==> flow/design.v <==
module reflex_core (
    input wire clk,                   
    input wire rst_n,                 
    input wire signed [15:0] z_pos,   
    input wire signed [15:0] z_vel,   
    input wire signed [15:0] kp_gain,
    input wire signed [15:0] kd_gain,
    input wire signed [15:0] vel_threshold,  
    output reg signed [15:0] u_out,   
    output reg guardian_active        
);
    reg signed [31:0] p_term;
    reg signed [31:0] d_term;
    reg signed [31:0] raw_sum;
    localparam signed [15:0] MAX_OUT = 16'd2000;   
    localparam signed [15:0] MIN_OUT = -16'd2000;  
    always @(posedge clk or negedge rst_n) begin
        if (!rst_n) begin
            u_out <= 16'd0;
            guardian_active <= 1'b0;
            p_term <= 32'd0;
            d_term <= 32'd0;
        end else begin
            if (($signed(z_vel) > $signed(vel_threshold)) || 
                ($signed(z_vel) < -$signed(vel_threshold))) begin
                guardian_active <= 1'b1;
                d_term <= z_vel * (kd_gain <<< 1); 
            end else begin
                guardian_active <= 1'b0;
                d_term <= z_vel * kd_gain;
            end
            p_term <= z_pos * kp_gain;  
            raw_sum = -(p_term + d_term); 
            if (raw_sum > MAX_OUT) 
                u_out <= MAX_OUT;
            else if (raw_sum < MIN_OUT) 
                u_out <= MIN_OUT;
            else
                u_out <= raw_sum[15:0];  
        end
    end
endmodule
==> flow/config.mk <==
export PLATFORM = sky130hd
export DESIGN_NAME = reflex_core
export DESIGN_NICKNAME = reflex_core
export VERILOG_FILES = /design/flow/design.v
export SDC_FILE = /design/flow/constraint.sdc
export NUM_CORES = 4
export LEC_CHECK = 0
export ABC_AREA = 0
export CAP_MARGIN = 20
export CORE_ASPECT_RATIO = 0.92
export CORE_MARGIN = 2
export CORE_UTILIZATION = 72
export CTS_CLUSTER_DIAMETER = 361
export CTS_CLUSTER_SIZE = 51
export HOLD_SLACK_MARGIN = -0.09
export MAX_ROUTING_LAYER = met4
export MIN_ROUTING_LAYER = met1
export PLACE_DENSITY = 0.38
export SETUP_SLACK_MARGIN = -0.39
export SLEW_MARGIN = 20
==> flow/constraint.sdc <==
create_clock -name core_clock -period 5.96 [get_ports {clk}]
set_input_delay 1.1920 -clock core_clock [delete_from_list [all_inputs] [get_ports {clk}]]
set_output_delay 1.1920 -clock core_clock [all_outputs]
set_load 0.01 [all_outputs]
run.sh (not shown) runs the stock make flow with config.mk's settings and CLKGATE_MAP_FILE=.
The baseline finished but fails on setup timing.
Change:
Settings changed: ABC_AREA 0 to default, CORE_ASPECT_RATIO 0.92 to default, CTS_CLUSTER_DIAMETER 361 to default, CTS_CLUSTER_SIZE 51 to default, HOLD_SLACK_MARGIN -0.09 to default, MAX_ROUTING_LAYER met4 to default, MIN_ROUTING_LAYER met1 to default, PLACE_DENSITY 0.38 to default, SETUP_SLACK_MARGIN -0.39 to 1.85.
Clock period 5.96 ns to 6.32 ns, I/O delays scaled along.
Effect: The changed run aborted during global routing (5_1_grt), error GRT-0232. Die area stays flat. Synthesized area does not change. Synthesized cell count is unchanged.
Change:
Settings changed: CORE_UTILIZATION 72 to 40, SETUP_SLACK_MARGIN 1.85 to default.
Clock period 6.32 ns to 7.78 ns, I/O delays scaled along.
The new run went through all stages and came out clean.
Area after synthesis is unchanged.
Die size rose by well over a third.
Synthesized cell count does not change.
Change:
Settings changed: CORE_UTILIZATION 40 to 66.
Clock period 7.78 ns to 6.32 ns, I/O delays scaled along.
After rerunning: The changed run finished but failed the layout checks on setup timing. Count of clock-buffer cells in the layout is higher by 1. Register-to-register slack gets worse by 1.6 ns. Die area went down by well over a third. Worst hold slack gains 0.022 ns. Non-clock buffer count grows by 158.
Change:
Settings changed: CORE_UTILIZATION 66 to 64, SETUP_SLACK_MARGIN from default to 1.44.
Clock period 6.32 ns to 5.43 ns, I/O delays scaled along.
Outcome:
- The changed run produced a layout that fails on setup timing
- hold slack is worse by 0.019 ns
- global-route usage shrinks by 0.88 points
- register-to-register slack is worse by 0.27 ns
- die area grows by 3.1%
- worst setup slack is worse by 0.66 ns
- final cell count grows by 2.3%
- area after synthesis does not change
- wire length grows by 6.4%

* * *

Starts from the design.v that is shown in full above.
Settings: LEC_CHECK=0, ABC_AREA=1, CAP_MARGIN=20, CORE_MARGIN=2, CORE_UTILIZATION=72, CTS_CLUSTER_DIAMETER=247, CTS_CLUSTER_SIZE=99, PLACE_DENSITY=0.39, SLEW_MARGIN=20; clock period 6.4 ns.
The baseline did not get past global routing.
Rerun with:
ABC_AREA = not set   (was 1)
CORE_UTILIZATION = 42   (was 72)
CTS_CLUSTER_DIAMETER = not set   (was 247)
CTS_CLUSTER_SIZE = not set   (was 99)
PLACE_DENSITY = not set   (was 0.39)
clock period = 7.78 ns   (was 6.4 ns; I/O delays follow)
The new run passed the timing, design-rule and antenna checks.
Die area grows by 60%.
Area after synthesis shrinks by 5.7%.
Synthesized cell count shrinks by 21%.
Rerun with:
CORE_UTILIZATION = 72   (was 42)
CTS_CLUSTER_SIZE = 14   (was not set)
PLACE_DENSITY_LB_ADDON = 0.24   (was not set)
clock period = 6.32 ns   (was 7.78 ns; I/O delays follow)
The new run finished but failed the layout checks on negative setup slack.
Final cell count drops by a few percent.
Critical path depth is unchanged.
Register-to-register slack degrades by 1.8 ns.
Non-clock buffer count came out higher by 188.
Cell area went up by roughly a tenth.
Hold slack gets better by 0.094 ns.
Core utilization increases by 43 points.
Rerun with:
CTS_CLUSTER_SIZE = not set   (was 14)
SETUP_SLACK_MARGIN = -0.39   (was not set)
clock period = 6.47 ns   (was 6.32 ns; I/O delays follow)
Outcome:
- The new run finished but fails on negative setup slack
- routed wire length fell by 25%
- cell count came out lower by about 2%
- area after synthesis does not change
- global-route usage is lower by 6.3 points
- setup slack gets better by 0.84 ns
- first-iteration DRC count is lower by 43%
- non-clock buffer count fell by 71
- cell area came out lower by about 5.5%

* * *

Starts from the design.v that is shown in full above.
make LEC_CHECK=0 ABC_AREA=1 CAP_MARGIN=20 CORE_MARGIN=2 CORE_UTILIZATION=19 CTS_CLUSTER_SIZE=21 GPL_ROUTABILITY_DRIVEN=0 GPL_TIMING_DRIVEN=0 PLACE_DENSITY=0.64 SETUP_SLACK_MARGIN=0.71 SLEW_MARGIN=20 TNS_END_PERCENT=20 finish   # period 8.0 ns
Change:
CELL_PAD_IN_SITES_GLOBAL_PLACEMENT = 2   (was unset)
GPL_ROUTABILITY_DRIVEN = 1   (was 0)
HOLD_SLACK_MARGIN = 0.13   (was unset)
MIN_ROUTING_LAYER = met2   (was unset)
TNS_END_PERCENT = 50   (was 20)
clock period = 9.42 ns   (was 8.0 ns; I/O delays follow)
Result:
- The changed run finished with timing, DRC and antenna clean
- wire length goes up by 14%
- synthesized area does not change
- cell area came out lower by about 2%
- utilization is lower by 0.46 points
- global-route usage grows by 7.7 points
- worst hold slack gains 0.078 ns
- die area does not change
- first-iteration DRC count grows by 89%
Change:
ABC_AREA = unset   (was 1)
CELL_PAD_IN_SITES_GLOBAL_PLACEMENT = unset   (was 2)
CORE_UTILIZATION = 40   (was 19)
CTS_CLUSTER_SIZE = unset   (was 21)
GPL_ROUTABILITY_DRIVEN = unset   (was 1)
GPL_TIMING_DRIVEN = unset   (was 0)
HOLD_SLACK_MARGIN = unset   (was 0.13)
MIN_ROUTING_LAYER = unset   (was met2)
PLACE_DENSITY = unset   (was 0.64)
SETUP_SLACK_MARGIN = unset   (was 0.71)
TNS_END_PERCENT = unset   (was 50)
clock period = 10.3 ns   (was 9.42 ns; I/O delays follow)
After rerunning:
- worst hold slack loses 0.12 ns
- via count came out lower by well over a third
- die size goes down by well over a third
- global-route usage went up by 0.40 points
- synthesized area shrinks by a few percent
- first-iteration DRC count falls by well over a third
- synthesized cell count drops by about a fifth
- cell count falls by a quarter to a third

* * *

v8:
// reflex_core: RTL as listed in full above, without the edits since
==> flow/config.mk <==
export PLATFORM = sky130hd
export DESIGN_NAME = reflex_core
export DESIGN_NICKNAME = reflex_core
export VERILOG_FILES = /design/flow/design.v
export SDC_FILE = /design/flow/constraint.sdc
export NUM_CORES = 4
export LEC_CHECK = 0
export ABC_AREA = 1
export CAP_MARGIN = 20
export CORE_MARGIN = 2
export CORE_UTILIZATION = 72
export CTS_CLUSTER_SIZE = 99
export PLACE_DENSITY = 0.41
export SETUP_SLACK_MARGIN = -0.42
export SLEW_MARGIN = 20
export TNS_END_PERCENT = 5
==> flow/constraint.sdc <==
create_clock -name core_clock -period 4.32 [get_ports {clk}]
set_input_delay 0.8640 -clock core_clock [delete_from_list [all_inputs] [get_ports {clk}]]
set_output_delay 0.8640 -clock core_clock [all_outputs]
set_load 0.01 [all_outputs]
v8 never completed; the flow aborted with a tool error in global routing (5_1_grt).
Input-level comparison between v59 and v8:
- PLACE_DENSITY no longer set, was 0.41
- SETUP_SLACK_MARGIN no longer set, was -0.42
- CORE_UTILIZATION now 52, was 72
- ABC_AREA no longer set, was 1
- TNS_END_PERCENT no longer set, was 5
- the clock period (ns, I/O delays scaled along) now 5.93, was 4.32
Results
Synthesized instance count: v59 < v8
Going from v8 to v59, number of post-CTS setup repair buffers grows by 35.
Stage in which a tool error killed v8: global routing (5_1_grt).
v59: flow complete, layout not clean; failing: negative setup slack
Half-perimeter wire length after placement, v8 and v59: higher on v8
v59 ended up with a lower initial core utilization than v8 did.
Count of instantiated cells in the yosys netlist (v59 over v8): decrease, 771
Re die boundary height: v8 and v59 aren't equal, and the lower value belongs to v8.
The following lists how v55 was set up differently from v59:
- changing CORE_UTILIZATION from 52 to 40
- removing CTS_CLUSTER_SIZE (formerly 99)
- changing the clock period (ns, I/O delays scaled along) from 5.93 to 8.0
==> results <==
No stage failed in v55, and the final checks on the layout all came back clean. Across both runs, wire length was lower for v55 than for v59. The cell resize tally after clock tree synthesis in v55 was lower than what v59 gave. Number of DRC markers after the initial detailed-route iteration in v55 is 11% above v59. Diff v59 -> v55 | worst reg-to-reg setup slack | increase of 2110 ps. From v59 to v55 the numbers moved as follows: via count fell by 1,109, number of nets in the layout went down by 246, non-clock buffer count fell 246. v55: maximum net fanout on the critical path higher than v59. Compared with v59, v55 shows overall global routing resource usage lower by 7.6 points. ~same detailed placement HPWL in v59 and v55.
Modified inputs, v52 compared to v55
- setting SETUP_SLACK_MARGIN to 0.71 for the first time
- setting TNS_END_PERCENT to 50 for the first time
- setting CTS_CLUSTER_SIZE to 21 for the first time
- changing CORE_UTILIZATION from 40 to 19
- setting PLACE_DENSITY to 0.64 for the first time
- setting GPL_ROUTABILITY_DRIVEN to 1 for the first time
- setting GPL_TIMING_DRIVEN to 0 for the first time
- setting CELL_PAD_IN_SITES_GLOBAL_PLACEMENT to 2 for the first time
- setting ABC_AREA to 1 for the first time
- setting MIN_ROUTING_LAYER to met1 for the first time
==> results <==
v52: clock-buffer cell count lower than v55
v52: design area higher than v55
The maximum clock frequency of v52 is higher than that of v55.
Clock distribution area overhead in the final layout: v52 vs v55, no meaningful difference
v52 vs v55, highest layer used for signal routing: met4 vs met5
v55 → v52: synthesized area moved up; die size grew by 81,000 um2; wire length moved up.
From v55 to v52 the numbers moved as follows: number of distinct standard cells referenced by the synthesized netlist now smaller, first-pass GRT wire length has increased.
